==> design.v <==
module ALU (
    input [15:0] data1,
    input [15:0] data2,
    input [3:0] alu_op,  
    output reg [15:0] result
);
    always @(*) begin
        case (alu_op)
            4'b0000: result = data1 + data2;  
            4'b0001: result = data1 - data2;  
            4'b0010: result = data1 & data2;  
            4'b0011: result = data1 | data2;  
            4'b0100: result = data1 ^ data2;  
            4'b0101: result = ~data1;         
            4'b0110: result = data1 << data2[3:0];  
            4'b0111: result = data1 >> data2[3:0];  
            4'b1000: result = (data1 < data2) ? 16'b1 : 16'b0;  
            default: result = 16'b0;
        endcase
    end
endmodule
module Control_Unit (
    input [15:0] instr,
    output reg [3:0] alu_op,
    output reg mem_read,
    output reg mem_write,
    output reg reg_write,
    output reg [3:0] write_reg
);
    always @(*) begin
        case(instr[15:12])
            4'b0000: begin  
                alu_op = 4'b0000;
                mem_read = 1'b0;
                mem_write = 1'b0;
                reg_write = 1'b0;
                write_reg = 4'b0000;
            end
            4'b0001: begin  
                alu_op = 4'b0000;
                mem_read = 1'b0;
                mem_write = 1'b0;
                reg_write = 1'b1;
                write_reg = instr[11:8];
            end
            4'b0010: begin  
                alu_op = 4'b0001;
                mem_read = 1'b0;
                mem_write = 1'b0;
                reg_write = 1'b1;
                write_reg = instr[11:8];
            end
            4'b0011: begin  
                alu_op = 4'b0010;
                mem_read = 1'b0;
                mem_write = 1'b0;
                reg_write = 1'b1;
                write_reg = instr[11:8];
            end
            4'b0100: begin  
                alu_op = 4'b0011;
                mem_read = 1'b0;
                mem_write = 1'b0;
                reg_write = 1'b1;
                write_reg = instr[11:8];
            end
            4'b0101: begin  
                alu_op = 4'b0000;  
                mem_read = 1'b1;
                mem_write = 1'b0;
                reg_write = 1'b1;
                write_reg = instr[11:8];
            end
            4'b0110: begin  
                alu_op = 4'b0000;  
                mem_read = 1'b0;
                mem_write = 1'b1;
                reg_write = 1'b0;
                write_reg = 4'b0000;
            end
            default: begin
                alu_op = 4'b0000;
                mem_read = 1'b0;
                mem_write = 1'b0;
                reg_write = 1'b0;
                write_reg = 4'b0000;
            end
        endcase
    end
endmodule
module Register_File (
    input clk,
    input reset,
    input [3:0] read_reg1,
    input [3:0] read_reg2,
    input [3:0] write_reg,
    input [15:0] write_data,
    input reg_write,
    output [15:0] reg_data1,
    output [15:0] reg_data2
);
    reg [15:0] registers [0:15];
    integer i;
    always @(posedge clk or posedge reset) begin
        if(reset) begin
            for(i=0;i<16;i=i+1)
                registers[i]<=16'b0;
                end
        else if (reg_write) begin
            registers[write_reg] <= write_data;
        end
    end
    assign reg_data1 = registers[read_reg1];
    assign reg_data2 = registers[read_reg2];
endmodule
module Hazard_Detection_Unit (
    input [15:0] if_id_instr,
    input id_ex_mem_read,
    input [3:0] id_ex_write_reg,
    output reg hazard_detected
);
    always @(*) begin
        hazard_detected = (id_ex_mem_read &&
                           (id_ex_write_reg == if_id_instr[11:8] ||
                            id_ex_write_reg == if_id_instr[7:4]));
    end
endmodule
module CPU (
    input clk, 
    input reset, 
    output [15:0] pc, 
    input [15:0] instr, 
    output [15:0] alu_out, 
    output mem_read, 
    output mem_write, 
    input [15:0] mem_data
);
    reg [15:0] pc_reg;
    reg [15:0] if_id_instr;
    reg [15:0] id_ex_reg_data1, id_ex_reg_data2;
    reg [3:0] id_ex_alu_op;
    reg [15:0] id_ex_instr;
    reg id_ex_mem_read, id_ex_mem_write, id_ex_reg_write;
    reg [3:0] id_ex_write_reg;
    wire [15:0] alu_result;
    wire hazard_detected;
    wire [15:0] rf_reg_data1, rf_reg_data2;
    wire [3:0] alu_op;
    wire reg_write;
    wire [3:0] write_reg;
    wire [15:0] write_data;
    reg [15:0] ex_mem_alu_result;
    reg ex_mem_mem_read, ex_mem_mem_write, ex_mem_reg_write;
    reg [3:0] ex_mem_write_reg;
    always @(posedge clk or posedge reset) begin
        if (reset) begin
            pc_reg <= 0;
            if_id_instr <= 16'b0;
        end else if (!hazard_detected) begin
            pc_reg <= pc_reg + 1;
            if_id_instr <= instr;
        end
    end
    Control_Unit cu (
        .instr(if_id_instr), 
        .alu_op(alu_op), 
        .mem_read(mem_read), 
        .mem_write(mem_write), 
        .reg_write(reg_write), 
        .write_reg(write_reg)
    );
    Register_File rf (
        .clk(clk), 
        .reset(reset),
        .read_reg1(if_id_instr[11:8]), 
        .read_reg2(if_id_instr[7:4]), 
        .write_reg(ex_mem_write_reg), 
        .write_data(write_data), 
        .reg_write(ex_mem_reg_write), 
        .reg_data1(rf_reg_data1), 
        .reg_data2(rf_reg_data2)
    );
    ALU alu (
        .data1(id_ex_reg_data1), 
        .data2(id_ex_reg_data2), 
        .alu_op(id_ex_alu_op), 
        .result(alu_result)
    );
    Hazard_Detection_Unit hdu (
        .if_id_instr(if_id_instr),
        .id_ex_mem_read(id_ex_mem_read),
        .id_ex_write_reg(id_ex_write_reg),
        .hazard_detected(hazard_detected)
    );
    assign pc = pc_reg;
    assign alu_out = ex_mem_alu_result;
    always @(posedge clk or posedge reset) begin
        if (reset) begin
            id_ex_reg_data1 <= 16'b0;
            id_ex_reg_data2 <= 16'b0;
            id_ex_alu_op <= 4'b0;
            id_ex_instr <= 16'b0;
            id_ex_mem_read <= 1'b0;
            id_ex_mem_write <= 1'b0;
            id_ex_reg_write <= 1'b0;
            id_ex_write_reg <= 4'b0;
        end else if (!hazard_detected) begin
            id_ex_reg_data1 <= rf_reg_data1;
            id_ex_reg_data2 <= rf_reg_data2;
            id_ex_alu_op <= alu_op;
            id_ex_instr <= if_id_instr;
            id_ex_mem_read <= mem_read;
            id_ex_mem_write <= mem_write;
            id_ex_reg_write <= reg_write;
            id_ex_write_reg <= write_reg;
        end
    end
    always @(posedge clk or posedge reset) begin
        if (reset) begin
            ex_mem_alu_result <= 16'b0;
            ex_mem_mem_read <= 1'b0;
            ex_mem_mem_write <= 1'b0;
            ex_mem_reg_write <= 1'b0;
            ex_mem_write_reg <= 4'b0;
        end else begin
            ex_mem_alu_result <= alu_result;
            ex_mem_mem_read <= id_ex_mem_read;
            ex_mem_mem_write <= id_ex_mem_write;
            ex_mem_reg_write <= id_ex_reg_write;
            ex_mem_write_reg <= id_ex_write_reg;
        end
    end
    assign write_data = ex_mem_mem_read ? mem_data : ex_mem_alu_result;
endmodule
==> run.sh <==
#!/bin/bash
# the make line also repeats each setting of config.mk as NAME=value (left out here)
make -C /OpenROAD-flow-scripts/flow DESIGN_CONFIG=/design/flow/config.mk WORK_HOME=/design/flow/orfs CLKGATE_MAP_FILE= finish
==> config.mk <==
export PLATFORM = sky130hd
export DESIGN_NAME = CPU
export DESIGN_NICKNAME = CPU
export VERILOG_FILES = /design/flow/design.v
export SDC_FILE = /design/flow/constraint.sdc
export NUM_CORES = 4
export LEC_CHECK = 0
export ABC_AREA = 1
export CAP_MARGIN = 20
export CORE_MARGIN = 2
export CORE_UTILIZATION = 66
export SETUP_SLACK_MARGIN = 0.21
export SLEW_MARGIN = 20
==> constraint.sdc <==
create_clock -name core_clock -period 2.31 [get_ports {clk}]
set_input_delay 0.4620 -clock core_clock [delete_from_list [all_inputs] [get_ports {clk}]]
set_output_delay 0.4620 -clock core_clock [all_outputs]
set_load 0.01 [all_outputs]
==> report_table.html, run 1 <==
<p>Metrics extracted from the flow reports.</p>
<table>
<tr><th>Metric</th><th>Value</th></tr>
<tr><th colspan="2">Status</th></tr>
<tr><td>Run status</td><td>finished with violations</td></tr>
<tr><td>SO Faults</td><td>setup timing</td></tr>
<tr><th colspan="2">Yosys</th></tr>
<tr><td>Post-Syn Area</td><td>18300 um^2</td></tr>
<tr><td>Summed standard-cell area reported by yosys</td><td>18300 um^2</td></tr>
<tr><td>Number of synthesized flops with an enable pin</td><td>0</td></tr>
<tr><td>Number of cells in Yosys stat</td><td>2498</td></tr>
<tr><td>Library cell with the highest instance count after synthesis</td><td>sky130_fd_sc_hd__nand2_1</td></tr>
<tr><td>Cell types with the largest area share after synthesis</td><td>sky130_fd_sc_hd__dfrtp_1 48%, sky130_fd_sc_hd__nand2_1 18%, sky130_fd_sc_hd__o21ai_0 8.0%</td></tr>
<tr><td>Prevailing post-synth register cell</td><td>sky130_fd_sc_hd__dfrtp_1</td></tr>
<tr><td>Mapped Cells</td><td>2498</td></tr>
<tr><td>Synth logic family</td><td>simple AND/OR/NAND/NOR gates</td></tr>
<tr><td>Area share of fa/ha/maj cells after synthesis</td><td>1.41%</td></tr>
<tr><td>Synth top cells by count</td><td>871 x sky130_fd_sc_hd__nand2_1, 347 x sky130_fd_sc_hd__dfrtp_1, 293 x sky130_fd_sc_hd__o21ai_0, 269 x sky130_fd_sc_hd__nor2_1, 202 x sky130_fd_sc_hd__inv_1</td></tr>
<tr><td>Largest type area fraction</td><td>47.6%</td></tr>
<tr><td>Fraction of registers with async set/reset</td><td>100%</td></tr>
<tr><td>Post-Synthesis Net Count</td><td>2552</td></tr>
<tr><td>Synth Area per Inst</td><td>7.31 um^2</td></tr>
<tr><td>Dominant cell type by area after synthesis</td><td>sky130_fd_sc_hd__dfrtp_1</td></tr>
<tr><td>Post-synthesis sequential area ratio</td><td>47.7%</td></tr>
<tr><td>Share of synthesized area spent on multiplexers</td><td>0%</td></tr>
<tr><td>Xor/xnor share of the synthesized area</td><td>1.82%</td></tr>
<tr><td>AO/OA Area Share</td><td>13.4%</td></tr>
<tr><td>Yosys Warn Count</td><td>6</td></tr>
<tr><td>Basic Gates by Area</td><td>28.9%</td></tr>
<tr><td>Number of distinct standard cells referenced by the synthesized netlist</td><td>37</td></tr>
<tr><td>#FFs+latches synth</td><td>348</td></tr>
<tr><th colspan="2">Clocking</th></tr>
<tr><td>TritonCTS clock tree</td><td>built</td></tr>
<tr><td>Clock sink total</td><td>348</td></tr>
<tr><td>Clock Tree Root</td><td>sky130_fd_sc_hd__clkbuf_16</td></tr>
<tr><td>Hold-fix buffers at CTS</td><td>0</td></tr>
<tr><td>Clock Latency Late Sink</td><td>0.55 ns</td></tr>
<tr><td>Clock-pin slew reported for the worst setup and hold paths after clock tree synthesis</td><td>0.06 ns</td></tr>
<tr><td>Number of buffers inserted during clock tree synthesis</td><td>38</td></tr>
<tr><td>Buffer levels on the longest clock path</td><td>3</td></tr>
<tr><td>H-tree Lvls</td><td>2</td></tr>
<tr><th colspan="2">Timing</th></tr>
<tr><td>Final count of negative-setup-slack endpoints</td><td>12</td></tr>
<tr><td>Fin crit share</td><td>115%</td></tr>
<tr><td>Slew at the pin closest to its max-slew limit</td><td>0.705 ns</td></tr>
<tr><td>Slew HR</td><td>53.0%</td></tr>
<tr><td>RSZ-0062 raised after global routing</td><td>true</td></tr>
<tr><td>Min cycle time layout</td><td>2.66 ns</td></tr>
<tr><td>Smallest hold slack</td><td>0.276 ns</td></tr>
<tr><td>Highest attainable clock frequency</td><td>0.375 GHz</td></tr>
<tr><td>Total negative slack for setup checks</td><td>-3.16 ns</td></tr>
<tr><td>Post-Route Skew</td><td>0.0267 ns</td></tr>
<tr><td>Hold violation count in the final report</td><td>0</td></tr>
<tr><td>Number of slew-limit violations in the final report</td><td>0</td></tr>
<tr><td>Worst Setup Slack, final</td><td>-0.354 ns</td></tr>
<tr><th colspan="2">Final layout</th></tr>
<tr><td>Non-Filler Instances</td><td>3021</td></tr>
<tr><td>Utilization of the core after routing</td><td>82.1%</td></tr>
<tr><td>Total Nets Final</td><td>2705</td></tr>
<tr><td>Growth of design area from synthesis to finish</td><td>21.5%</td></tr>
<tr><td>Final design instance area without fill</td><td>22200 um^2</td></tr>
<tr><th colspan="2">Route</th></tr>
<tr><td>Via-per-instance ratio</td><td>6.60</td></tr>
<tr><td>DRC Markers</td><td>0</td></tr>
<tr><td>Detailed-route wire length</td><td>73100 um</td></tr>
<tr><td>Drt first pass iters</td><td>22</td></tr>
<tr><td>Final ANT Viol Nets</td><td>0</td></tr>
<tr><td>First DRT Iteration DRCs</td><td>3692</td></tr>
<tr><td>Routed wire length per instance</td><td>24.2 um</td></tr>
<tr><td>Vias post-DR</td><td>19.9k</td></tr>
<tr><th colspan="2">Die</th></tr>
<tr><td>Chip height</td><td>170 um</td></tr>
<tr><td>Core utilization before placement</td><td>67.5%</td></tr>
<tr><td>Core Area</td><td>27000 um^2</td></tr>
<tr><td>Chip area</td><td>29000 um^2</td></tr>
<tr><td>Count of boundary I/O pins</td><td>68</td></tr>
<tr><td>Count of standard-cell rows</td><td>60</td></tr>
<tr><td>Overall die width</td><td>170 um</td></tr>
<tr><th colspan="2">Place</th></tr>
<tr><td>Placed wire-length estimate after detailed placement</td><td>46400 um</td></tr>
<tr><td>GPL Wtd Cong</td><td>1.04</td></tr>
<tr><td>Pre-CTS WS</td><td>-0.254 ns</td></tr>
<tr><td>Number of placed instances, taps included</td><td>2936</td></tr>
<tr><td>Input/output buffers</td><td>63</td></tr>
<tr><td>Total placed instance area</td><td>20200 um^2</td></tr>
<tr><th colspan="2">Critical path</th></tr>
<tr><td>Type of origin of the critical path</td><td>register</td></tr>
<tr><td>Stages on worst setup path</td><td>20</td></tr>
<tr><td>Sequence of cells on the critical path</td><td>inv_2 &gt; ha_4 &gt; inv_4 &gt; nor2_4 &gt; nand2_4 &gt; buf_6 &gt; buf_6 &gt; o21ai_4 &gt; xor2_1 &gt; inv_1 &gt; ha_4 &gt; nand2_4 &gt; inv_4 &gt; a21oi_4 &gt; buf_4 &gt; buf_6 &gt; nand2_2 &gt; nand2_1 &gt; nand2_1 &gt; o22ai_1</td></tr>
<tr><td>Capturing element type of the critical path</td><td>register</td></tr>
<tr><td>Maximum single-stage delay on the critical path</td><td>0.39 ns</td></tr>
<tr><td>Arrival @ worst endpoint</td><td>3.07 ns</td></tr>
<tr><td>Crit path capture</td><td>ex_mem_alu_result[9]</td></tr>
<tr><td>Register-to-register path setup slack</td><td>-0.35 ns</td></tr>
<tr><td>Worst reg2reg path endpoint</td><td>ex_mem_alu_result[9]</td></tr>
<tr><td>Crit path max-delay cell type</td><td>sky130_fd_sc_hd__dfrtp_1</td></tr>
<tr><td>Count of buffer and inverter cells on the critical path</td><td>8</td></tr>
<tr><td>Crit path required time</td><td>2.72 ns</td></tr>
<tr><td>Worst Reg-to-Reg Cells</td><td>20</td></tr>
<tr><td>Setup Crit Path Kind</td><td>reg2reg</td></tr>
<tr><td>Worst setup path start</td><td>id_ex_reg_data2[0]</td></tr>
<tr><td>Reg2Reg Launch Point</td><td>id_ex_reg_data2[0]</td></tr>
<tr><td>Most used cell, CP</td><td>sky130_fd_sc_hd__buf_6</td></tr>
<tr><td>Crit-path max FO</td><td>4</td></tr>
<tr><td>Category of cells accounting for the largest share of critical-path delay</td><td>buffers and inverters</td></tr>
<tr><th colspan="2">GRT</th></tr>
<tr><td>Aggregate global-route resource usage</td><td>50.5%</td></tr>
<tr><td>Antenna violations before repair</td><td>2</td></tr>
<tr><td>Maximum number of pins on one net before global-route repair</td><td>90</td></tr>
<tr><td>Wire length of the first global-routing pass</td><td>109000 um</td></tr>
<tr><td>Via count of the first global-routing pass</td><td>19.3k</td></tr>
<tr><td>GR Overflow Total</td><td>0</td></tr>
<tr><th colspan="2">Power</th></tr>
<tr><td>Power share of the clock group</td><td>27.5%</td></tr>
<tr><td>Sequential cell fraction of total power</td><td>39.2%</td></tr>
<tr><td>Relative contribution of combinational cells to total power</td><td>33.3%</td></tr>
<tr><td>Combinational cell power</td><td>7.70 mW</td></tr>
<tr><td>Switching power</td><td>8.80 mW</td></tr>
<tr><td>Switching share of power</td><td>38.0%</td></tr>
<tr><td>Clk power</td><td>6.37 mW</td></tr>
<tr><td>Leading power group</td><td>registers</td></tr>
<tr><td>Power Density</td><td>1040 nW/um^2</td></tr>
<tr><td>Maximum resistive drop on vdd</td><td>796 uV</td></tr>
<tr><td>Leakage component of the power</td><td>10.5 nW</td></tr>
<tr><td>Power attributed to sequential cells</td><td>9.08 mW</td></tr>
<tr><td>Total internal power</td><td>14.3 mW</td></tr>
<tr><td>Power, Total</td><td>23.2 mW</td></tr>
<tr><th colspan="2">Run</th></tr>
<tr><td>Number of maximum-capacitance violations</td><td>0</td></tr>
<tr><td>Number of warnings the tools reported</td><td>37</td></tr>
<tr><th colspan="2">Min path</th></tr>
<tr><td>Class of the tightest hold or removal check</td><td>in2async</td></tr>
</table>
## routing by layer
metal	part of all wire, %	track usage (%)
met1	34	61.7
met4	9.1	34.3
met3	17	21.6
met5	0.10	0
met2	40	72.6
## layout make-up
type | instances | area (um^2)
multi-input cells | 1837 | 8910
flip-flops and latches | 348 | 8710
fillers | 1756 | 4850
repair buffers | 216 | 2030
clock buffers | 55 | 1060
inverters | 210 | 832
well taps | 341 | 427
clock inverters | 12 | 204
diodes | 2 | 5.00
## repair_timing
item | in CTS | in global routing
setup endpoints to repair | 16 | 55
cloned | 0 | 1
pin swaps | 21 | 37
resized | 64 | 90
setup buffers | 7 | 8
==> run 2, diff against run 1 <==
ABC_AREA = 0   (was 1)
CAP_MARGIN = 40   (was 20)
CELL_PAD_IN_SITES_DETAIL_PLACEMENT = 0   (was unset)
CORE_ASPECT_RATIO = 0.92   (was unset)
CORE_UTILIZATION = 45   (was 66)
CTS_CLUSTER_DIAMETER = 125   (was unset)
CTS_CLUSTER_SIZE = 17   (was unset)
MAX_ROUTING_LAYER = met4   (was unset)
MIN_ROUTING_LAYER = met1   (was unset)
PLACE_DENSITY = 0.6   (was unset)
SETUP_SLACK_MARGIN = 0.33   (was 0.21)
TNS_END_PERCENT = 30   (was unset)
clock period = 2.65 ns   (was 2.31 ns; I/O delays follow)
==> report_table.html, run 2 <==
<p>Metrics extracted from the flow reports.</p>
<table>
<tr><th>Metric</th><th>Value</th></tr>
<tr><th colspan="2">Critical path</th></tr>
<tr><td>Crit-path max FO</td><td>3 (-1)</td></tr>
<tr><td>Register-to-register path setup slack</td><td>-0.42 ns (-0.07 ns)</td></tr>
<tr><td>Crit path required time</td><td>3.09 ns (+0.37 ns)</td></tr>
<tr><td>Type of origin of the critical path</td><td>register</td></tr>
<tr><td>Stages on worst setup path</td><td>12 (-40%)</td></tr>
<tr><td>Reg2Reg Launch Point</td><td>id_ex_reg_data2[4]</td></tr>
<tr><td>Worst setup path start</td><td>id_ex_reg_data2[4]</td></tr>
<tr><td>Crit path capture</td><td>ex_mem_alu_result[15]</td></tr>
<tr><td>Worst Reg-to-Reg Cells</td><td>12 (-40%)</td></tr>
<tr><td>Arrival @ worst endpoint</td><td>3.51 ns (+0.44 ns)</td></tr>
<tr><td>Category of cells accounting for the largest share of critical-path delay</td><td>AND-OR/OR-AND gates</td></tr>
<tr><td>Capturing element type of the critical path</td><td>register</td></tr>
<tr><td>Worst reg2reg path endpoint</td><td>ex_mem_alu_result[15]</td></tr>
<tr><td>Sequence of cells on the critical path</td><td>or3_4 &gt; nor3_4 &gt; and3b_2 &gt; a31oi_1 &gt; xnor2_1 &gt; ha_1 &gt; a21o_1 &gt; a21o_1 &gt; a221o_1 &gt; a31oi_1 &gt; xnor2_1 &gt; o211ai_2</td></tr>
<tr><td>Maximum single-stage delay on the critical path</td><td>0.43 ns (+0.04 ns)</td></tr>
<tr><td>Setup Crit Path Kind</td><td>reg2reg</td></tr>
<tr><td>Crit path max-delay cell type</td><td>sky130_fd_sc_hd__or3_4</td></tr>
<tr><td>Count of buffer and inverter cells on the critical path</td><td>0 (-8)</td></tr>
<tr><th colspan="2">Power</th></tr>
<tr><td>Switching share of power</td><td>38.1% (+0.10 points)</td></tr>
<tr><td>Power share of the clock group</td><td>19.9% (-7.6 points)</td></tr>
<tr><td>Power attributed to sequential cells</td><td>8.15 mW (-10%)</td></tr>
<tr><td>Switching power</td><td>7.04 mW (-20%)</td></tr>
<tr><td>Total internal power</td><td>11.4 mW (-20%)</td></tr>
<tr><td>Clk power</td><td>3.67 mW (-42%)</td></tr>
<tr><td>Leakage component of the power</td><td>9.03 nW (-14%)</td></tr>
<tr><td>Sequential cell fraction of total power</td><td>44.2% (+5.0 points)</td></tr>
<tr><td>Relative contribution of combinational cells to total power</td><td>36.0% (+2.7 points)</td></tr>
<tr><td>Combinational cell power</td><td>6.64 mW (-14%)</td></tr>
<tr><td>Maximum resistive drop on vdd</td><td>864 uV (+8.5%)</td></tr>
<tr><td>Leading power group</td><td>registers</td></tr>
<tr><td>Power Density</td><td>831 nW/um^2 (-20%)</td></tr>
<tr><th colspan="2">Yosys</th></tr>
<tr><td>Number of synthesized flops with an enable pin</td><td>0 (unchanged)</td></tr>
<tr><td>Number of distinct standard cells referenced by the synthesized netlist</td><td>83 (+120%)</td></tr>
<tr><td>Share of synthesized area spent on multiplexers</td><td>3.62% (+3.6 points)</td></tr>
<tr><td>Cell types with the largest area share after synthesis</td><td>sky130_fd_sc_hd__dfrtp_1 48%, sky130_fd_sc_hd__a21oi_1 5.8%, sky130_fd_sc_hd__nor2_1 4.5%</td></tr>
<tr><td>Post-Synthesis Net Count</td><td>2008 (-21%)</td></tr>
<tr><td>Largest type area fraction</td><td>47.8% (+0.26 points)</td></tr>
<tr><td>Basic Gates by Area</td><td>16.2% (-13 points)</td></tr>
<tr><td>Library cell with the highest instance count after synthesis</td><td>sky130_fd_sc_hd__dfrtp_1</td></tr>
<tr><td>Fraction of registers with async set/reset</td><td>100% (unchanged)</td></tr>
<tr><td>Post-synthesis sequential area ratio</td><td>48.0% (+0.26 points)</td></tr>
<tr><td>Mapped Cells</td><td>1954 (-22%)</td></tr>
<tr><td>Yosys Warn Count</td><td>6 (unchanged)</td></tr>
<tr><td>Area share of fa/ha/maj cells after synthesis</td><td>1.42% (+0.0078 points)</td></tr>
<tr><td>AO/OA Area Share</td><td>23.6% (+10 points)</td></tr>
<tr><td>Xor/xnor share of the synthesized area</td><td>2.27% (+0.44 points)</td></tr>
<tr><td>#FFs+latches synth</td><td>348 (unchanged)</td></tr>
<tr><td>Prevailing post-synth register cell</td><td>sky130_fd_sc_hd__dfrtp_1</td></tr>
<tr><td>Synth Area per Inst</td><td>9.29 um^2 (+27%)</td></tr>
<tr><td>Dominant cell type by area after synthesis</td><td>sky130_fd_sc_hd__dfrtp_1</td></tr>
<tr><td>Summed standard-cell area reported by yosys</td><td>18200 um^2 (-0.55%)</td></tr>
<tr><td>Synth top cells by count</td><td>347 x sky130_fd_sc_hd__dfrtp_1, 220 x sky130_fd_sc_hd__nor2_1, 211 x sky130_fd_sc_hd__a21oi_1, 199 x sky130_fd_sc_hd__nand2_1, 156 x sky130_fd_sc_hd__o21ai_0</td></tr>
<tr><td>Post-Syn Area</td><td>18200 um^2 (-0.55%)</td></tr>
<tr><td>Number of cells in Yosys stat</td><td>1954 (-22%)</td></tr>
<tr><td>Synth logic family</td><td>AND-OR/OR-AND gates</td></tr>
<tr><th colspan="2">Timing</th></tr>
<tr><td>Worst Setup Slack, final</td><td>-0.421 ns (-0.0664 ns)</td></tr>
<tr><td>Fin crit share</td><td>116% (+0.54 points)</td></tr>
<tr><td>Number of slew-limit violations in the final report</td><td>0 (unchanged)</td></tr>
<tr><td>Smallest hold slack</td><td>0.337 ns (+0.0604 ns)</td></tr>
<tr><td>Slew at the pin closest to its max-slew limit</td><td>0.856 ns (+0.151 ns)</td></tr>
<tr><td>Slew HR</td><td>42.9% (-10 points)</td></tr>
<tr><td>Final count of negative-setup-slack endpoints</td><td>10 (-2)</td></tr>
<tr><td>Highest attainable clock frequency</td><td>0.326 GHz (-13%)</td></tr>
<tr><td>Min cycle time layout</td><td>3.07 ns (+0.406 ns)</td></tr>
<tr><td>Post-Route Skew</td><td>0.0174 ns (-0.00940 ns)</td></tr>
<tr><td>RSZ-0062 raised after global routing</td><td>true</td></tr>
<tr><td>Hold violation count in the final report</td><td>0 (unchanged)</td></tr>
<tr><th colspan="2">Final layout</th></tr>
<tr><td>Number of fill cells in the layout</td><td>3683 (+110%)</td></tr>
<tr><td>Logic area</td><td>9030 um^2 (+1.4%)</td></tr>
<tr><td>Total Nets Final</td><td>2193 (-19%)</td></tr>
<tr><td>Flop area</td><td>8720 um^2 (+0.11%)</td></tr>
<tr><td>Growth of design area from synthesis to finish</td><td>22.4%</td></tr>
<tr><th colspan="2">Clocking</th></tr>
<tr><td>TritonCTS clock tree</td><td>built</td></tr>
<tr><td>Clock Latency Late Sink</td><td>0.57 ns (+0.02 ns)</td></tr>
<tr><td>Clock-pin slew reported for the worst setup and hold paths after clock tree synthesis</td><td>0.09 ns (+0.03 ns)</td></tr>
<tr><td>Number of buffers inserted during clock tree synthesis</td><td>24 (-37%)</td></tr>
<tr><td>Clock Tree Root</td><td>sky130_fd_sc_hd__clkbuf_16</td></tr>
<tr><td>Clock sink total</td><td>348 (unchanged)</td></tr>
<tr><td>H-tree Lvls</td><td>1 (-1)</td></tr>
<tr><td>Buffer levels on the longest clock path</td><td>3 (unchanged)</td></tr>
<tr><th colspan="2">Place</th></tr>
<tr><td>Placed wire-length estimate after detailed placement</td><td>53800 um (+16%)</td></tr>
<tr><td>GPL Wtd Cong</td><td>0.976 (-5.8%)</td></tr>
<tr><td>Input/output buffers</td><td>63 (unchanged)</td></tr>
<tr><td>Pre-CTS WS</td><td>-0.449 ns (-0.195 ns)</td></tr>
<tr><th colspan="2">GRT</th></tr>
<tr><td>Maximum number of pins on one net before global-route repair</td><td>73 (-19%)</td></tr>
<tr><td>Wire length of the first global-routing pass</td><td>113000 um (+4.1%)</td></tr>
<tr><td>Aggregate global-route resource usage</td><td>38.3% (-12 points)</td></tr>
<tr><td>Via count of the first global-routing pass</td><td>16.3k (-15%)</td></tr>
<tr><td>GR Overflow Total</td><td>0 (unchanged)</td></tr>
<tr><td>Antenna violations before repair</td><td>2 (unchanged)</td></tr>
<tr><th colspan="2">Status</th></tr>
<tr><td>Run status</td><td>finished with violations</td></tr>
<tr><td>SO Faults</td><td>setup timing</td></tr>
<tr><th colspan="2">Die</th></tr>
<tr><td>Chip area</td><td>42000 um^2 (+45%)</td></tr>
<tr><td>Core utilization before placement</td><td>45.7% (-22 points)</td></tr>
<tr><td>Chip height</td><td>197 um (+15%)</td></tr>
<tr><td>Count of standard-cell rows</td><td>70 (+17%)</td></tr>
<tr><td>Count of boundary I/O pins</td><td>68 (unchanged)</td></tr>
<tr><td>Core Area</td><td>39800 um^2 (+47%)</td></tr>
<tr><td>Overall die width</td><td>213 um (+25%)</td></tr>
<tr><th colspan="2">Route</th></tr>
<tr><td>Detailed-route wire length</td><td>77800 um (+6.3%)</td></tr>
<tr><td>Drt first pass iters</td><td>8 (-64%)</td></tr>
<tr><td>Met2 wire length</td><td>33700 um (+14%)</td></tr>
<tr><td>Routed met1 length</td><td>32800 um (+33%)</td></tr>
<tr><td>Routed wire length per instance</td><td>28.9 um (+19%)</td></tr>
<tr><td>Final ANT Viol Nets</td><td>0 (unchanged)</td></tr>
<tr><td>Via-per-instance ratio</td><td>6.37 (-3.4%)</td></tr>
<tr><td>First DRT Iteration DRCs</td><td>2426 (-34%)</td></tr>
<tr><td>Vias post-DR</td><td>17.1k (-14%)</td></tr>
<tr><td>DRC Markers</td><td>0 (unchanged)</td></tr>
<tr><td>Met3 wire length</td><td>7250 um (-41%)</td></tr>
<tr><td>Highest metal layer with signal wires</td><td>met4</td></tr>
<tr><th colspan="2">Run</th></tr>
<tr><td>Number of warnings the tools reported</td><td>35 (-5.4%)</td></tr>
<tr><td>Number of maximum-capacitance violations</td><td>0 (unchanged)</td></tr>
<tr><th colspan="2">Min path</th></tr>
<tr><td>Class of the tightest hold or removal check</td><td>in2async</td></tr>
</table>
[run 2: area by class of cell]
cell class / count / area share (%)
well taps: 540 / 3.04
clock inverters: 1 / 0.0507
clock buffers: 34 / 2.97
multi-input cells: 1419 / 40.6
diodes: 2 / 0.0225
repair buffers: 326 / 13.7
inverters: 20 / 0.366
flip-flops and latches: 348 / 39.2
[run 2: per-stage QoR]
stage               cell area (um^2)  cells  util [%]  total power, mW  TNS (ns)
floorplan                      18200   1954         -             11.2   -882.38
global placement               20800   2627      52.2             14.0     -2.18
detailed placement             20800   2634      52.4             14.1     -2.10
CTS                            21800   2679      54.7             18.0     -1.72
global route                   22200   2690      55.9             19.4     -3.55
finish                         22200   2690      55.9             18.5     -2.27
[run 2: timing repair]
item,in CTS,in global routing
gates resized,46,101
pin swaps,20,46
setup buffers,10,8
hold buffers,0,0
setup endpoints to repair,72,62
cloned,0,1
[run 2: per-layer routing]
metal / GRT usage (%) / vias up
met4: 18.2 / 0
met2: 54.3 / 985
met5: - / -
li1: - / 7481
met3: 6.56 / 212
met1: 53.4 / 8465
==> run 3, diff against run 2 <==
ABC_AREA = unset   (was 0)
CAP_MARGIN = 20   (was 40)
CELL_PAD_IN_SITES_DETAIL_PLACEMENT = 2   (was 0)
CELL_PAD_IN_SITES_GLOBAL_PLACEMENT = 1   (was unset)
CORE_ASPECT_RATIO = unset   (was 0.92)
CORE_UTILIZATION = 67   (was 45)
CTS_CLUSTER_DIAMETER = 245   (was 125)
CTS_CLUSTER_SIZE = 26   (was 17)
GPL_ROUTABILITY_DRIVEN = 0   (was unset)
HOLD_SLACK_MARGIN = 0.09   (was unset)
MIN_ROUTING_LAYER = met2   (was met1)
PLACE_DENSITY = unset   (was 0.6)
PLACE_DENSITY_LB_ADDON = 0.29   (was unset)
SETUP_SLACK_MARGIN = unset   (was 0.33)
SLEW_MARGIN = 40   (was 20)
TNS_END_PERCENT = 5   (was 30)
clock period = 2.89 ns   (was 2.65 ns; I/O delays follow)
==> report_table.html, run 3 <==
<h3>Run summary</h3>
<table>
<tr><th>Metric</th><th>Value</th></tr>
<tr><th colspan="2">Yosys</th></tr>
<tr><td>Synth top cells by count</td><td>347 x sky130_fd_sc_hd__dfrtp_1, 220 x sky130_fd_sc_hd__nor2_1, 211 x sky130_fd_sc_hd__a21oi_1, 199 x sky130_fd_sc_hd__nand2_1, 156 x sky130_fd_sc_hd__o21ai_0</td></tr>
<tr><td>Mapped Cells</td><td>1954 (unchanged)</td></tr>
<tr><td>Summed standard-cell area reported by yosys</td><td>18200 um^2 (unchanged)</td></tr>
<tr><td>Largest type area fraction</td><td>47.8% (unchanged)</td></tr>
<tr><td>#FFs+latches synth</td><td>348 (unchanged)</td></tr>
<tr><td>Synth logic family</td><td>AND-OR/OR-AND gates</td></tr>
<tr><td>AO/OA Area Share</td><td>23.6% (unchanged)</td></tr>
<tr><td>Prevailing post-synth register cell</td><td>sky130_fd_sc_hd__dfrtp_1</td></tr>
<tr><td>Cell types with the largest area share after synthesis</td><td>sky130_fd_sc_hd__dfrtp_1 48%, sky130_fd_sc_hd__a21oi_1 5.8%, sky130_fd_sc_hd__nor2_1 4.5%</td></tr>
<tr><td>Dominant cell type by area after synthesis</td><td>sky130_fd_sc_hd__dfrtp_1</td></tr>
<tr><td>Area share of fa/ha/maj cells after synthesis</td><td>1.42% (unchanged)</td></tr>
<tr><td>Post-Synthesis Net Count</td><td>2008 (unchanged)</td></tr>
<tr><td>Number of cells in Yosys stat</td><td>1954 (unchanged)</td></tr>
<tr><td>Yosys Warn Count</td><td>6 (unchanged)</td></tr>
<tr><td>Library cell with the highest instance count after synthesis</td><td>sky130_fd_sc_hd__dfrtp_1</td></tr>
<tr><td>Share of synthesized area spent on multiplexers</td><td>3.62% (unchanged)</td></tr>
<tr><td>Post-Syn Area</td><td>18200 um^2 (unchanged)</td></tr>
<tr><td>Fraction of registers with async set/reset</td><td>100% (unchanged)</td></tr>
<tr><td>Number of distinct standard cells referenced by the synthesized netlist</td><td>83 (unchanged)</td></tr>
<tr><td>Post-synthesis sequential area ratio</td><td>48.0% (unchanged)</td></tr>
<tr><td>Synth Area per Inst</td><td>9.29 um^2 (unchanged)</td></tr>
<tr><td>Number of synthesized flops with an enable pin</td><td>0 (unchanged)</td></tr>
<tr><td>Xor/xnor share of the synthesized area</td><td>2.27% (unchanged)</td></tr>
<tr><td>Basic Gates by Area</td><td>16.2% (unchanged)</td></tr>
<tr><th colspan="2">Die</th></tr>
<tr><td>Overall die width</td><td>169 um (-21%)</td></tr>
<tr><td>Core Area</td><td>26800 um^2 (-33%)</td></tr>
<tr><td>Chip area</td><td>28400 um^2 (-32%)</td></tr>
<tr><td>Count of standard-cell rows</td><td>60 (-14%)</td></tr>
<tr><td>Chip height</td><td>169 um (-14%)</td></tr>
<tr><td>Core utilization before placement</td><td>67.7% (+22 points)</td></tr>
<tr><th colspan="2">Status</th></tr>
<tr><td>Error message</td><td>[ERROR FLW-0024] Place density exceeds 1.0 (current PLACE_DENSITY_LB_ADDON =  0.29). Please check if the value of  PLACE_DENSITY_LB_ADDON is between 0 and 0.99.</td></tr>
<tr><td>Run status</td><td>did not finish</td></tr>
<tr><td>Last stage the flow got to</td><td>global placement without I/O (3_1_place_gp_skip_io)</td></tr>
</table>
==> run 4, diff against run 3 <==
CELL_PAD_IN_SITES_GLOBAL_PLACEMENT = unset   (was 1)
CORE_MARGIN = 7   (was 2)
CORE_UTILIZATION = 47   (was 67)
CTS_CLUSTER_DIAMETER = 365   (was 245)
CTS_CLUSTER_SIZE = unset   (was 26)
GPL_ROUTABILITY_DRIVEN = unset   (was 0)
HOLD_SLACK_MARGIN = unset   (was 0.09)
MAX_ROUTING_LAYER = unset   (was met4)
MIN_ROUTING_LAYER = unset   (was met2)
PLACE_DENSITY_LB_ADDON = unset   (was 0.29)
SETUP_SLACK_MARGIN = 0.64   (was unset)
SLEW_MARGIN = 20   (was 40)
TNS_END_PERCENT = 100   (was 5)
clock period = 2.83 ns   (was 2.89 ns; I/O delays follow)
==> report_table.html, run 4 <==
<h3>Run summary</h3>
<table>
<tr><th>Metric</th><th>Value</th></tr>
<tr><th colspan="2">Status</th></tr>
<tr><td>Run status</td><td>did not finish</td></tr>
<tr><td>Last stage the flow got to</td><td>clock tree synthesis (4_1_cts)</td></tr>
<tr><td>Error message</td><td>[ERROR DPL-0033] detailed placement checks failed during check placement.</td></tr>
<tr><th colspan="2">Yosys</th></tr>
<tr><td>Cell types with the largest area share after synthesis</td><td>sky130_fd_sc_hd__dfrtp_1 48%, sky130_fd_sc_hd__a21oi_1 5.8%, sky130_fd_sc_hd__nor2_1 4.5%</td></tr>
<tr><td>Synth logic family</td><td>AND-OR/OR-AND gates</td></tr>
<tr><td>Area share of fa/ha/maj cells after synthesis</td><td>1.42% (unchanged)</td></tr>
<tr><td>Synth Area per Inst</td><td>9.29 um^2 (unchanged)</td></tr>
<tr><td>Number of distinct standard cells referenced by the synthesized netlist</td><td>83 (unchanged)</td></tr>
<tr><td>Number of cells in Yosys stat</td><td>1954 (unchanged)</td></tr>
<tr><td>#FFs+latches synth</td><td>348 (unchanged)</td></tr>
<tr><td>Basic Gates by Area</td><td>16.2% (unchanged)</td></tr>
<tr><td>AO/OA Area Share</td><td>23.6% (unchanged)</td></tr>
<tr><td>Synth top cells by count</td><td>347 x sky130_fd_sc_hd__dfrtp_1, 220 x sky130_fd_sc_hd__nor2_1, 211 x sky130_fd_sc_hd__a21oi_1, 199 x sky130_fd_sc_hd__nand2_1, 156 x sky130_fd_sc_hd__o21ai_0</td></tr>
<tr><td>Post-Syn Area</td><td>18200 um^2 (unchanged)</td></tr>
<tr><td>Prevailing post-synth register cell</td><td>sky130_fd_sc_hd__dfrtp_1</td></tr>
<tr><td>Largest type area fraction</td><td>47.8% (unchanged)</td></tr>
<tr><td>Yosys Warn Count</td><td>6 (unchanged)</td></tr>
<tr><td>Library cell with the highest instance count after synthesis</td><td>sky130_fd_sc_hd__dfrtp_1</td></tr>
<tr><td>Number of synthesized flops with an enable pin</td><td>0 (unchanged)</td></tr>
<tr><td>Xor/xnor share of the synthesized area</td><td>2.27% (unchanged)</td></tr>
<tr><td>Share of synthesized area spent on multiplexers</td><td>3.62% (unchanged)</td></tr>
<tr><td>Post-synthesis sequential area ratio</td><td>48.0% (unchanged)</td></tr>
<tr><td>Post-Synthesis Net Count</td><td>2008 (unchanged)</td></tr>
<tr><td>Dominant cell type by area after synthesis</td><td>sky130_fd_sc_hd__dfrtp_1</td></tr>
<tr><td>Mapped Cells</td><td>1954 (unchanged)</td></tr>
<tr><td>Summed standard-cell area reported by yosys</td><td>18200 um^2 (unchanged)</td></tr>
<tr><td>Fraction of registers with async set/reset</td><td>100% (unchanged)</td></tr>
<tr><th colspan="2">Place</th></tr>
<tr><td>GPL Wtd Cong</td><td>0.986</td></tr>
<tr><td>Input/output buffers</td><td>63</td></tr>
<tr><td>Placed wire-length estimate after detailed placement</td><td>69000 um</td></tr>
<tr><td>Total placed instance area</td><td>20500 um^2</td></tr>
<tr><th colspan="2">Die</th></tr>
<tr><td>Overall die width</td><td>211 um (+25%)</td></tr>
<tr><td>Core utilization before placement</td><td>48.0% (-20 points)</td></tr>
<tr><td>Core Area</td><td>37800 um^2 (+41%)</td></tr>
<tr><td>Chip area</td><td>44300 um^2 (+56%)</td></tr>
<tr><td>Count of boundary I/O pins</td><td>68</td></tr>
<tr><td>Count of standard-cell rows</td><td>71 (+18%)</td></tr>
<tr><td>Chip height</td><td>211 um (+25%)</td></tr>
</table>
==> run 4: metrics by stage <==
stage / hold slack [ns] / setup slack [ns] / util, % / instances / total power, mW
after floorplan: 0.354 / -2.39 / - / 1954 / 10.6
after global placement: 0.365 / -0.196 / 54.2 / 2569 / 13.1
after detailed placement: 0.382 / -0.445 / 54.2 / 2569 / 14.0
==> run 5, diff against run 4 <==
ABC_AREA = 1   (was unset)
CAP_MARGIN = 15   (was 20)
CELL_PAD_IN_SITES_DETAIL_PLACEMENT = unset   (was 2)
CORE_ASPECT_RATIO = 1.14   (was unset)
CORE_MARGIN = 2   (was 7)
CORE_UTILIZATION = 71   (was 47)
CTS_CLUSTER_DIAMETER = 203   (was 365)
PLACE_DENSITY_LB_ADDON = 0.27   (was unset)
SETUP_SLACK_MARGIN = unset   (was 0.64)
TNS_END_PERCENT = 85   (was 100)
clock period = 2.24 ns   (was 2.83 ns; I/O delays follow)
==> report_table.html, run 5 <==
<p>Metrics extracted from the flow reports.</p>
<table>
<tr><th>Metric</th><th>Value</th></tr>
<tr><th colspan="2">Clocking</th></tr>
<tr><td>Number of buffers inserted during clock tree synthesis</td><td>36</td></tr>
<tr><td>H-tree Lvls</td><td>2</td></tr>
<tr><td>Hold-fix buffers at CTS</td><td>0</td></tr>
<tr><td>Clock Tree Root</td><td>sky130_fd_sc_hd__clkbuf_16</td></tr>
<tr><td>Clock Latency Late Sink</td><td>0.55 ns</td></tr>
<tr><td>Clock-pin slew reported for the worst setup and hold paths after clock tree synthesis</td><td>0.07 ns</td></tr>
<tr><td>Clock sink total</td><td>348</td></tr>
<tr><td>TritonCTS clock tree</td><td>built</td></tr>
<tr><td>Buffer levels on the longest clock path</td><td>3</td></tr>
<tr><th colspan="2">Place</th></tr>
<tr><td>Total placed instance area</td><td>20100 um^2 (-2.0%)</td></tr>
<tr><td>Input/output buffers</td><td>63 (unchanged)</td></tr>
<tr><td>GPL Wtd Cong</td><td>1.13 (+14%)</td></tr>
<tr><td>Placed wire-length estimate after detailed placement</td><td>46800 um (-32%)</td></tr>
<tr><td>Number of placed instances, taps included</td><td>2929 (+14%)</td></tr>
<tr><td>Pre-CTS WS</td><td>-0.525 ns (-0.0806 ns)</td></tr>
<tr><th colspan="2">Yosys</th></tr>
<tr><td>Synth Area per Inst</td><td>7.31 um^2 (-21%)</td></tr>
<tr><td>Post-synthesis sequential area ratio</td><td>47.7% (-0.26 points)</td></tr>
<tr><td>AO/OA Area Share</td><td>13.4% (-10 points)</td></tr>
<tr><td>Summed standard-cell area reported by yosys</td><td>18300 um^2 (+0.55%)</td></tr>
<tr><td>Post-Syn Area</td><td>18300 um^2 (+0.55%)</td></tr>
<tr><td>Number of cells in Yosys stat</td><td>2498 (+28%)</td></tr>
<tr><td>Synth logic family</td><td>simple AND/OR/NAND/NOR gates</td></tr>
<tr><td>Number of distinct standard cells referenced by the synthesized netlist</td><td>37 (-55%)</td></tr>
<tr><td>Number of synthesized flops with an enable pin</td><td>0 (unchanged)</td></tr>
<tr><td>Area share of fa/ha/maj cells after synthesis</td><td>1.41% (-0.0078 points)</td></tr>
<tr><td>Yosys Warn Count</td><td>6 (unchanged)</td></tr>
<tr><td>Xor/xnor share of the synthesized area</td><td>1.82% (-0.44 points)</td></tr>
<tr><td>#FFs+latches synth</td><td>348 (unchanged)</td></tr>
<tr><td>Basic Gates by Area</td><td>28.9% (+13 points)</td></tr>
<tr><td>Dominant cell type by area after synthesis</td><td>sky130_fd_sc_hd__dfrtp_1</td></tr>
<tr><td>Prevailing post-synth register cell</td><td>sky130_fd_sc_hd__dfrtp_1</td></tr>
<tr><td>Fraction of registers with async set/reset</td><td>100% (unchanged)</td></tr>
<tr><td>Share of synthesized area spent on multiplexers</td><td>0% (-3.6 points)</td></tr>
<tr><td>Library cell with the highest instance count after synthesis</td><td>sky130_fd_sc_hd__nand2_1</td></tr>
<tr><td>Cell types with the largest area share after synthesis</td><td>sky130_fd_sc_hd__dfrtp_1 48%, sky130_fd_sc_hd__nand2_1 18%, sky130_fd_sc_hd__o21ai_0 8.0%</td></tr>
<tr><td>Largest type area fraction</td><td>47.6% (-0.26 points)</td></tr>
<tr><td>Synth top cells by count</td><td>871 x sky130_fd_sc_hd__nand2_1, 347 x sky130_fd_sc_hd__dfrtp_1, 293 x sky130_fd_sc_hd__o21ai_0, 269 x sky130_fd_sc_hd__nor2_1, 202 x sky130_fd_sc_hd__inv_1</td></tr>
<tr><td>Post-Synthesis Net Count</td><td>2552 (+27%)</td></tr>
<tr><td>Mapped Cells</td><td>2498 (+28%)</td></tr>
<tr><th colspan="2">Status</th></tr>
<tr><td>Run status</td><td>finished with violations</td></tr>
<tr><td>SO Faults</td><td>setup timing</td></tr>
<tr><th colspan="2">Final layout</th></tr>
<tr><td>Final design instance area without fill</td><td>21900 um^2</td></tr>
<tr><td>Total Nets Final</td><td>2714</td></tr>
<tr><td>Non-Filler Instances</td><td>3007</td></tr>
<tr><td>Growth of design area from synthesis to finish</td><td>19.9%</td></tr>
<tr><th colspan="2">Timing</th></tr>
<tr><td>Min cycle time layout</td><td>2.52 ns</td></tr>
<tr><td>Smallest hold slack</td><td>0.330 ns</td></tr>
<tr><td>Fin crit share</td><td>113%</td></tr>
<tr><td>Slew at the pin closest to its max-slew limit</td><td>0.727 ns</td></tr>
<tr><td>Highest attainable clock frequency</td><td>0.396 GHz</td></tr>
<tr><td>Number of slew-limit violations in the final report</td><td>0</td></tr>
<tr><td>Hold violation count in the final report</td><td>0</td></tr>
<tr><td>RSZ-0062 raised after global routing</td><td>true</td></tr>
<tr><td>Worst Setup Slack, final</td><td>-0.284 ns</td></tr>
<tr><td>Post-Route Skew</td><td>0.0299 ns</td></tr>
<tr><td>Slew HR</td><td>51.5%</td></tr>
<tr><td>Final count of negative-setup-slack endpoints</td><td>14</td></tr>
<tr><th colspan="2">Power</th></tr>
<tr><td>Power attributed to sequential cells</td><td>9.44 mW</td></tr>
<tr><td>Sequential cell fraction of total power</td><td>40.3%</td></tr>
<tr><td>Leakage component of the power</td><td>10.4 nW</td></tr>
<tr><td>Total internal power</td><td>14.4 mW</td></tr>
<tr><td>Clk power</td><td>6.24 mW</td></tr>
<tr><td>Combinational cell power</td><td>7.76 mW</td></tr>
<tr><td>Power Density</td><td>1070 nW/um^2</td></tr>
<tr><td>Switching share of power</td><td>38.3%</td></tr>
<tr><td>Switching power</td><td>8.99 mW</td></tr>
<tr><td>Power, Total</td><td>23.4 mW</td></tr>
<tr><td>Maximum resistive drop on vdd</td><td>806 uV</td></tr>
<tr><td>Relative contribution of combinational cells to total power</td><td>33.1%</td></tr>
<tr><td>Leading power group</td><td>registers</td></tr>
<tr><td>Power share of the clock group</td><td>26.6%</td></tr>
<tr><th colspan="2">Critical path</th></tr>
<tr><td>Stages on worst setup path</td><td>17</td></tr>
<tr><td>Worst setup path start</td><td>id_ex_reg_data2[1]</td></tr>
<tr><td>Crit path max-delay cell type</td><td>sky130_fd_sc_hd__dfrtp_1</td></tr>
<tr><td>Crit-path max FO</td><td>5</td></tr>
<tr><td>Worst Reg-to-Reg Cells</td><td>17</td></tr>
<tr><td>Setup Crit Path Kind</td><td>reg2reg</td></tr>
<tr><td>Count of buffer and inverter cells on the critical path</td><td>2</td></tr>
<tr><td>Reg2Reg Launch Point</td><td>id_ex_reg_data2[1]</td></tr>
<tr><td>Capturing element type of the critical path</td><td>register</td></tr>
<tr><td>Arrival @ worst endpoint</td><td>2.94 ns</td></tr>
<tr><td>Crit path capture</td><td>ex_mem_alu_result[15]</td></tr>
<tr><td>Register-to-register path setup slack</td><td>-0.28 ns</td></tr>
<tr><td>Category of cells accounting for the largest share of critical-path delay</td><td>simple AND/OR/NAND/NOR gates</td></tr>
<tr><td>Sequence of cells on the critical path</td><td>inv_2 &gt; ha_4 &gt; inv_2 &gt; nor2_4 &gt; nand2_4 &gt; nor4_4 &gt; o21ai_0 &gt; nor2b_1 &gt; ha_4 &gt; nand2_1 &gt; nand2_1 &gt; a21oi_1 &gt; nand2_1 &gt; a21oi_2 &gt; nand3_1 &gt; nand3_1 &gt; nand2_1</td></tr>
<tr><td>Maximum single-stage delay on the critical path</td><td>0.39 ns</td></tr>
<tr><td>Type of origin of the critical path</td><td>register</td></tr>
<tr><td>Worst reg2reg path endpoint</td><td>ex_mem_alu_result[15]</td></tr>
<tr><td>Most used cell, CP</td><td>sky130_fd_sc_hd__nand2_1</td></tr>
<tr><td>Crit path required time</td><td>2.65 ns</td></tr>
<tr><th colspan="2">Route</th></tr>
<tr><td>Vias post-DR</td><td>20.5k</td></tr>
<tr><td>Drt first pass iters</td><td>17</td></tr>
<tr><td>Routed wire length per instance</td><td>25.0 um</td></tr>
<tr><td>Detailed-route wire length</td><td>75100 um</td></tr>
<tr><td>DRC Markers</td><td>0</td></tr>
<tr><td>Final ANT Viol Nets</td><td>0</td></tr>
<tr><td>First DRT Iteration DRCs</td><td>4421</td></tr>
<tr><td>Via-per-instance ratio</td><td>6.83</td></tr>
<tr><th colspan="2">Die</th></tr>
<tr><td>Overall die width</td><td>154 um (-27%)</td></tr>
<tr><td>Count of boundary I/O pins</td><td>68 (unchanged)</td></tr>
<tr><td>Core utilization before placement</td><td>72.4% (+24 points)</td></tr>
<tr><td>Core Area</td><td>25200 um^2 (-33%)</td></tr>
<tr><td>Chip area</td><td>27000 um^2 (-39%)</td></tr>
<tr><td>Count of standard-cell rows</td><td>62 (-13%)</td></tr>
<tr><td>Chip height</td><td>175 um (-17%)</td></tr>
<tr><th colspan="2">Run</th></tr>
<tr><td>Number of warnings the tools reported</td><td>35</td></tr>
<tr><td>Number of maximum-capacitance violations</td><td>0</td></tr>
<tr><th colspan="2">GRT</th></tr>
<tr><td>Aggregate global-route resource usage</td><td>55.3%</td></tr>
<tr><td>GR Overflow Total</td><td>0</td></tr>
<tr><td>Wire length of the first global-routing pass</td><td>112000 um</td></tr>
<tr><td>Antenna violations before repair</td><td>2</td></tr>
<tr><td>Via count of the first global-routing pass</td><td>19.9k</td></tr>
<tr><td>Maximum number of pins on one net before global-route repair</td><td>97</td></tr>
<tr><th colspan="2">Min path</th></tr>
<tr><td>Class of the tightest hold or removal check</td><td>in2async</td></tr>
</table>
## run 5: area by class of cell
cell class / count / area, um^2
multi-input combinational: 1837 / 8770
sequential: 348 / 8710
fill: 1355 / 3330
timing repair buffer: 227 / 1990
clock buffer: 52 / 1040
inverter: 210 / 801
tap: 320 / 400
clock inverter: 12 / 174
antenna: 1 / 2.50
## run 5: what timing repair did
item,in CTS,in global routing
setup buffers,9,4
endpoints found under the setup margin,14,20
hold endpoints to repair,0,0
pin swaps,42,19
gates resized,81,48
## run 5: routing by layer
layer / wire (um) / up-vias / track usage (%)
met3: 12700 / 808 / 23.2
met5: 91 / - / 2.38
li1: - / 8368 / -
met2: 30800 / 2023 / 81.4
met1: 22800 / 9328 / 63.9
met4: 8740 / 8 / 43.2
## run 5: through the flow
step | TNS (ns) | utilization [%]
after floorplan | -997.07 | -
after global placement | -3.52 | 79.7
after detailed placement | -4.62 | 79.7
after CTS | -1.52 | 85.9
after global routing | -4.51 | 86.8
final | -2.13 | 86.8
==> run 6, diff against run 5 <==
ABC_AREA = unset   (was 1)
CAP_MARGIN = 20   (was 15)
CORE_ASPECT_RATIO = unset   (was 1.14)
CORE_UTILIZATION = 65   (was 71)
CTS_CLUSTER_DIAMETER = unset   (was 203)
MAX_ROUTING_LAYER = met4   (was unset)
PLACE_DENSITY_LB_ADDON = unset   (was 0.27)
SETUP_SLACK_MARGIN = 1.5   (was unset)
TNS_END_PERCENT = unset   (was 85)
clock period = 3.28 ns   (was 2.24 ns; I/O delays follow)
==> report_table.html, run 6 <==
<h3>Run summary</h3>
<table>
<tr><th>Metric</th><th>Value</th></tr>
<tr><th colspan="2">Status</th></tr>
<tr><td>Run status</td><td>did not finish</td></tr>
<tr><td>Last stage the flow got to</td><td>global routing (5_1_grt)</td></tr>
<tr><td>Error message</td><td>[ERROR GRT-0232] Routing congestion too high. Check the congestion heatmap in the GUI.</td></tr>
<tr><th colspan="2">Yosys</th></tr>
<tr><td>Number of cells in Yosys stat</td><td>1954 (-22%)</td></tr>
<tr><td>Share of synthesized area spent on multiplexers</td><td>3.62% (+3.6 points)</td></tr>
<tr><td>Summed standard-cell area reported by yosys</td><td>18200 um^2 (-0.55%)</td></tr>
<tr><td>Largest type area fraction</td><td>47.8% (+0.26 points)</td></tr>
<tr><td>Synth Area per Inst</td><td>9.29 um^2 (+27%)</td></tr>
<tr><td>Prevailing post-synth register cell</td><td>sky130_fd_sc_hd__dfrtp_1</td></tr>
<tr><td>Number of distinct standard cells referenced by the synthesized netlist</td><td>83 (+120%)</td></tr>
<tr><td>AO/OA Area Share</td><td>23.6% (+10 points)</td></tr>
<tr><td>Yosys Warn Count</td><td>6 (unchanged)</td></tr>
<tr><td>Number of synthesized flops with an enable pin</td><td>0 (unchanged)</td></tr>
<tr><td>Dominant cell type by area after synthesis</td><td>sky130_fd_sc_hd__dfrtp_1</td></tr>
<tr><td>Cell types with the largest area share after synthesis</td><td>sky130_fd_sc_hd__dfrtp_1 48%, sky130_fd_sc_hd__a21oi_1 5.8%, sky130_fd_sc_hd__nor2_1 4.5%</td></tr>
<tr><td>Mapped Cells</td><td>1954 (-22%)</td></tr>
<tr><td>Fraction of registers with async set/reset</td><td>100% (unchanged)</td></tr>
<tr><td>Area share of fa/ha/maj cells after synthesis</td><td>1.42% (+0.0078 points)</td></tr>
<tr><td>Library cell with the highest instance count after synthesis</td><td>sky130_fd_sc_hd__dfrtp_1</td></tr>
<tr><td>Synth top cells by count</td><td>347 x sky130_fd_sc_hd__dfrtp_1, 220 x sky130_fd_sc_hd__nor2_1, 211 x sky130_fd_sc_hd__a21oi_1, 199 x sky130_fd_sc_hd__nand2_1, 156 x sky130_fd_sc_hd__o21ai_0</td></tr>
<tr><td>Post-Syn Area</td><td>18200 um^2 (-0.55%)</td></tr>
<tr><td>Basic Gates by Area</td><td>16.2% (-13 points)</td></tr>
<tr><td>Post-Synthesis Net Count</td><td>2008 (-21%)</td></tr>
<tr><td>Synth logic family</td><td>AND-OR/OR-AND gates</td></tr>
<tr><td>Post-synthesis sequential area ratio</td><td>48.0% (+0.26 points)</td></tr>
<tr><td>#FFs+latches synth</td><td>348 (unchanged)</td></tr>
<tr><td>Xor/xnor share of the synthesized area</td><td>2.27% (+0.44 points)</td></tr>
<tr><th colspan="2">Clocking</th></tr>
<tr><td>Clock sink total</td><td>348 (unchanged)</td></tr>
<tr><td>Buffer levels on the longest clock path</td><td>3 (unchanged)</td></tr>
<tr><td>H-tree Lvls</td><td>2 (unchanged)</td></tr>
<tr><td>Clock Tree Root</td><td>sky130_fd_sc_hd__clkbuf_16</td></tr>
<tr><td>Number of buffers inserted during clock tree synthesis</td><td>38 (+5.6%)</td></tr>
<tr><th colspan="2">Place</th></tr>
<tr><td>Input/output buffers</td><td>63 (unchanged)</td></tr>
<tr><td>Placed wire-length estimate after detailed placement</td><td>46500 um (-0.64%)</td></tr>
<tr><td>Number of placed instances, taps included</td><td>2373 (-19%)</td></tr>
<tr><td>Total placed instance area</td><td>19900 um^2 (-1.2%)</td></tr>
<tr><td>GPL Wtd Cong</td><td>1.08 (-4.2%)</td></tr>
<tr><th colspan="2">GRT</th></tr>
<tr><td>Aggregate global-route resource usage</td><td>90.8%</td></tr>
<tr><td>GR Overflow Total</td><td>436</td></tr>
<tr><th colspan="2">Die</th></tr>
<tr><td>Chip height</td><td>171 um (-2.3%)</td></tr>
<tr><td>Overall die width</td><td>171 um (+11%)</td></tr>
<tr><td>Core Area</td><td>27600 um^2 (+9.6%)</td></tr>
<tr><td>Count of boundary I/O pins</td><td>68 (unchanged)</td></tr>
<tr><td>Count of standard-cell rows</td><td>61 (-1.6%)</td></tr>
<tr><td>Core utilization before placement</td><td>65.7% (-6.7 points)</td></tr>
<tr><td>Chip area</td><td>29300 um^2 (+8.4%)</td></tr>
</table>
## run 6: stage by stage
stage	worst slack (ns)	utilization [%]	TNS (ns)	hold WS (ns)
after global placement	0.108	71.9	0	0.361
after detailed placement	0.123	71.9	0	0.371
after floorplan	-2.03	-	-706.43	0.354
after CTS	0.203	87.7	0	0.384
## run 6: per-layer routing
layer | GRT overflow | global-route usage (%)
met5 | - | -
met4 | 139 | 93.1
met3 | 51 | 79.3
met2 | 196 | 99.9
met1 | 50 | 89.5
## run 6: repair_timing
item,4_1_cts
buffers inserted,175
pin swaps,157
cloned,16
hold endpoints to repair,0
endpoints found under the setup margin,191
resized,467
hold buffers,0
==> run 7, diff against run 6 <==
CAP_MARGIN = 40   (was 20)
CORE_UTILIZATION = 72   (was 65)
CTS_CLUSTER_DIAMETER = 377   (was unset)
CTS_CLUSTER_SIZE = 22   (was unset)
MAX_ROUTING_LAYER = unset   (was met4)
SETUP_SLACK_MARGIN = -0.25   (was 1.5)
clock period = 2.54 ns   (was 3.28 ns; I/O delays follow)
==> report_table.html, run 7 <==
<p>Metrics extracted from the flow reports.</p>
<table>
<tr><th>Metric</th><th>Value</th></tr>
<tr><th colspan="2">Power</th></tr>
<tr><td>Maximum resistive drop on vdd</td><td>905 uV</td></tr>
<tr><td>Leading power group</td><td>registers</td></tr>
<tr><td>Leakage component of the power</td><td>8.77 nW</td></tr>
<tr><td>Sequential cell fraction of total power</td><td>45.6%</td></tr>
<tr><td>Switching power</td><td>7.50 mW</td></tr>
<tr><td>Clk power</td><td>3.35 mW</td></tr>
<tr><td>Switching share of power</td><td>39.6%</td></tr>
<tr><td>Power share of the clock group</td><td>17.7%</td></tr>
<tr><td>Power, Total</td><td>18.9 mW</td></tr>
<tr><td>Combinational cell power</td><td>6.97 mW</td></tr>
<tr><td>Relative contribution of combinational cells to total power</td><td>36.8%</td></tr>
<tr><td>Power attributed to sequential cells</td><td>8.64 mW</td></tr>
<tr><th colspan="2">Yosys</th></tr>
<tr><td>AO/OA Area Share</td><td>23.6% (unchanged)</td></tr>
<tr><td>Post-Synthesis Net Count</td><td>2008 (unchanged)</td></tr>
<tr><td>Mapped Cells</td><td>1954 (unchanged)</td></tr>
<tr><td>Xor/xnor share of the synthesized area</td><td>2.27% (unchanged)</td></tr>
<tr><td>Synth logic family</td><td>AND-OR/OR-AND gates</td></tr>
<tr><td>Synth Area per Inst</td><td>9.29 um^2 (unchanged)</td></tr>
<tr><td>Post-Syn Area</td><td>18200 um^2 (unchanged)</td></tr>
<tr><td>Area share of fa/ha/maj cells after synthesis</td><td>1.42% (unchanged)</td></tr>
<tr><td>Synth top cells by count</td><td>347 x sky130_fd_sc_hd__dfrtp_1, 220 x sky130_fd_sc_hd__nor2_1, 211 x sky130_fd_sc_hd__a21oi_1, 199 x sky130_fd_sc_hd__nand2_1, 156 x sky130_fd_sc_hd__o21ai_0</td></tr>
<tr><td>Number of cells in Yosys stat</td><td>1954 (unchanged)</td></tr>
<tr><td>#FFs+latches synth</td><td>348 (unchanged)</td></tr>
<tr><td>Cell types with the largest area share after synthesis</td><td>sky130_fd_sc_hd__dfrtp_1 48%, sky130_fd_sc_hd__a21oi_1 5.8%, sky130_fd_sc_hd__nor2_1 4.5%</td></tr>
<tr><td>Prevailing post-synth register cell</td><td>sky130_fd_sc_hd__dfrtp_1</td></tr>
<tr><td>Dominant cell type by area after synthesis</td><td>sky130_fd_sc_hd__dfrtp_1</td></tr>
<tr><td>Share of synthesized area spent on multiplexers</td><td>3.62% (unchanged)</td></tr>
<tr><td>Yosys Warn Count</td><td>6 (unchanged)</td></tr>
<tr><td>Library cell with the highest instance count after synthesis</td><td>sky130_fd_sc_hd__dfrtp_1</td></tr>
<tr><td>Post-synthesis sequential area ratio</td><td>48.0% (unchanged)</td></tr>
<tr><td>Number of synthesized flops with an enable pin</td><td>0 (unchanged)</td></tr>
<tr><td>Fraction of registers with async set/reset</td><td>100% (unchanged)</td></tr>
<tr><td>Largest type area fraction</td><td>47.8% (unchanged)</td></tr>
<tr><td>Summed standard-cell area reported by yosys</td><td>18200 um^2 (unchanged)</td></tr>
<tr><td>Basic Gates by Area</td><td>16.2% (unchanged)</td></tr>
<tr><td>Number of distinct standard cells referenced by the synthesized netlist</td><td>83 (unchanged)</td></tr>
<tr><th colspan="2">Place</th></tr>
<tr><td>Placed wire-length estimate after detailed placement</td><td>48300 um (+4.0%)</td></tr>
<tr><td>Input/output buffers</td><td>63 (unchanged)</td></tr>
<tr><td>GPL Wtd Cong</td><td>1.12 (+3.9%)</td></tr>
<tr><td>Total placed instance area</td><td>20400 um^2 (+2.9%)</td></tr>
<tr><td>Pre-CTS WS</td><td>-0.541 ns (-0.663 ns)</td></tr>
<tr><td>Number of placed instances, taps included</td><td>2410 (+1.6%)</td></tr>
<tr><th colspan="2">GRT</th></tr>
<tr><td>Via count of the first global-routing pass</td><td>18.2k</td></tr>
<tr><td>Wire length of the first global-routing pass</td><td>107000 um</td></tr>
<tr><td>Antenna violations before repair</td><td>2</td></tr>
<tr><td>GR Overflow Total</td><td>0</td></tr>
<tr><td>Maximum number of pins on one net before global-route repair</td><td>80</td></tr>
<tr><td>Aggregate global-route resource usage</td><td>54.5%</td></tr>
<tr><th colspan="2">Final layout</th></tr>
<tr><td>Total Nets Final</td><td>2174</td></tr>
<tr><td>Number of fill cells in the layout</td><td>1324</td></tr>
<tr><td>Final design instance area without fill</td><td>21300 um^2</td></tr>
<tr><td>Utilization of the core after routing</td><td>85.2%</td></tr>
<tr><td>Flop area</td><td>8710 um^2</td></tr>
<tr><td>Logic area</td><td>8740 um^2</td></tr>
<tr><td>Growth of design area from synthesis to finish</td><td>17.2%</td></tr>
<tr><th colspan="2">Run</th></tr>
<tr><td>Number of warnings the tools reported</td><td>38</td></tr>
<tr><td>Number of maximum-capacitance violations</td><td>0</td></tr>
<tr><th colspan="2">Critical path</th></tr>
<tr><td>Category of cells accounting for the largest share of critical-path delay</td><td>AND-OR/OR-AND gates</td></tr>
<tr><td>Arrival @ worst endpoint</td><td>3.72 ns</td></tr>
<tr><td>Crit-path max FO</td><td>3</td></tr>
<tr><td>Capturing element type of the critical path</td><td>register</td></tr>
<tr><td>Stages on worst setup path</td><td>13</td></tr>
<tr><td>Count of buffer and inverter cells on the critical path</td><td>2</td></tr>
<tr><td>Reg2Reg Launch Point</td><td>id_ex_reg_data2[0]</td></tr>
<tr><td>Maximum single-stage delay on the critical path</td><td>0.42 ns</td></tr>
<tr><td>Crit path required time</td><td>2.97 ns</td></tr>
<tr><td>Worst Reg-to-Reg Cells</td><td>13</td></tr>
<tr><td>Type of origin of the critical path</td><td>register</td></tr>
<tr><td>Crit path max-delay cell type</td><td>sky130_fd_sc_hd__dfrtp_1</td></tr>
<tr><td>Crit path capture</td><td>ex_mem_alu_result[9]</td></tr>
<tr><td>Worst reg2reg path endpoint</td><td>ex_mem_alu_result[9]</td></tr>
<tr><th colspan="2">Clocking</th></tr>
<tr><td>TritonCTS clock tree</td><td>built</td></tr>
<tr><td>Clock Tree Root</td><td>sky130_fd_sc_hd__clkbuf_16</td></tr>
<tr><td>Clock sink total</td><td>348 (unchanged)</td></tr>
<tr><td>Number of buffers inserted during clock tree synthesis</td><td>19 (-50%)</td></tr>
<tr><td>Buffer levels on the longest clock path</td><td>3 (unchanged)</td></tr>
<tr><td>Clock Latency Late Sink</td><td>0.55 ns</td></tr>
<tr><td>Clock-pin slew reported for the worst setup and hold paths after clock tree synthesis</td><td>0.10 ns</td></tr>
<tr><td>H-tree Lvls</td><td>1 (-1)</td></tr>
<tr><th colspan="2">Timing</th></tr>
<tr><td>Final count of negative-setup-slack endpoints</td><td>28</td></tr>
<tr><td>RSZ-0062 raised after global routing</td><td>true</td></tr>
<tr><td>Number of slew-limit violations in the final report</td><td>0</td></tr>
<tr><td>Post-Route Skew</td><td>0.0219 ns</td></tr>
<tr><td>Smallest hold slack</td><td>0.335 ns</td></tr>
<tr><td>Slew HR</td><td>31.8%</td></tr>
<tr><td>Total negative slack for setup checks</td><td>-7.51 ns</td></tr>
<tr><td>Worst Setup Slack, final</td><td>-0.744 ns</td></tr>
<tr><td>Highest attainable clock frequency</td><td>0.304 GHz</td></tr>
<tr><th colspan="2">Die</th></tr>
<tr><td>Count of boundary I/O pins</td><td>68 (unchanged)</td></tr>
<tr><td>Chip area</td><td>26500 um^2 (-9.5%)</td></tr>
<tr><td>Core utilization before placement</td><td>72.7% (+7.0 points)</td></tr>
<tr><td>Chip height</td><td>163 um (-4.9%)</td></tr>
<tr><td>Overall die width</td><td>163 um (-4.9%)</td></tr>
<tr><td>Count of standard-cell rows</td><td>58 (-4.9%)</td></tr>
<tr><td>Core Area</td><td>25000 um^2 (-9.6%)</td></tr>
<tr><th colspan="2">Route</th></tr>
<tr><td>Via-per-instance ratio</td><td>7.75</td></tr>
<tr><td>Final ANT Viol Nets</td><td>0</td></tr>
<tr><td>Drt first pass iters</td><td>13</td></tr>
<tr><td>DRC Markers</td><td>0</td></tr>
<tr><th colspan="2">Status</th></tr>
<tr><td>SO Faults</td><td>setup timing</td></tr>
<tr><td>Run status</td><td>finished with violations</td></tr>
<tr><th colspan="2">Min path</th></tr>
<tr><td>Class of the tightest hold or removal check</td><td>in2async</td></tr>
</table>
==> run 7: routing by layer <==
metal | track usage, % | wire [um] | vias to the layer above | part of all wire [%]
met3 | 22.1 | 12600 | 708 | 17
met2 | 79.2 | 30600 | 2096 | 41
li1 | - | - | 7431 | -
met1 | 67.0 | 23800 | 8790 | 32
met5 | 0 | 0 | - | 0
met4 | 37.1 | 7120 | 0 | 9.6
==> run 7: area by class of cell <==
class,instances,area share (%)
tap,330,1.94
clock inverter,1,0.141
sequential,348,40.9
inverter,20,0.370
clock buffer,26,2.36
multi-input combinational,1419,41.1
timing repair buffer,312,13.2
==> run 7: what timing repair did <==
action | in CTS | in global routing
resized | 22 | 15
endpoints found under the setup margin | 8 | 10
pin swaps | 31 | 14
hold buffers | 0 | 0
setup buffers | 9 | 9
No activity file was given, so power comes from the tool's default toggle rates.
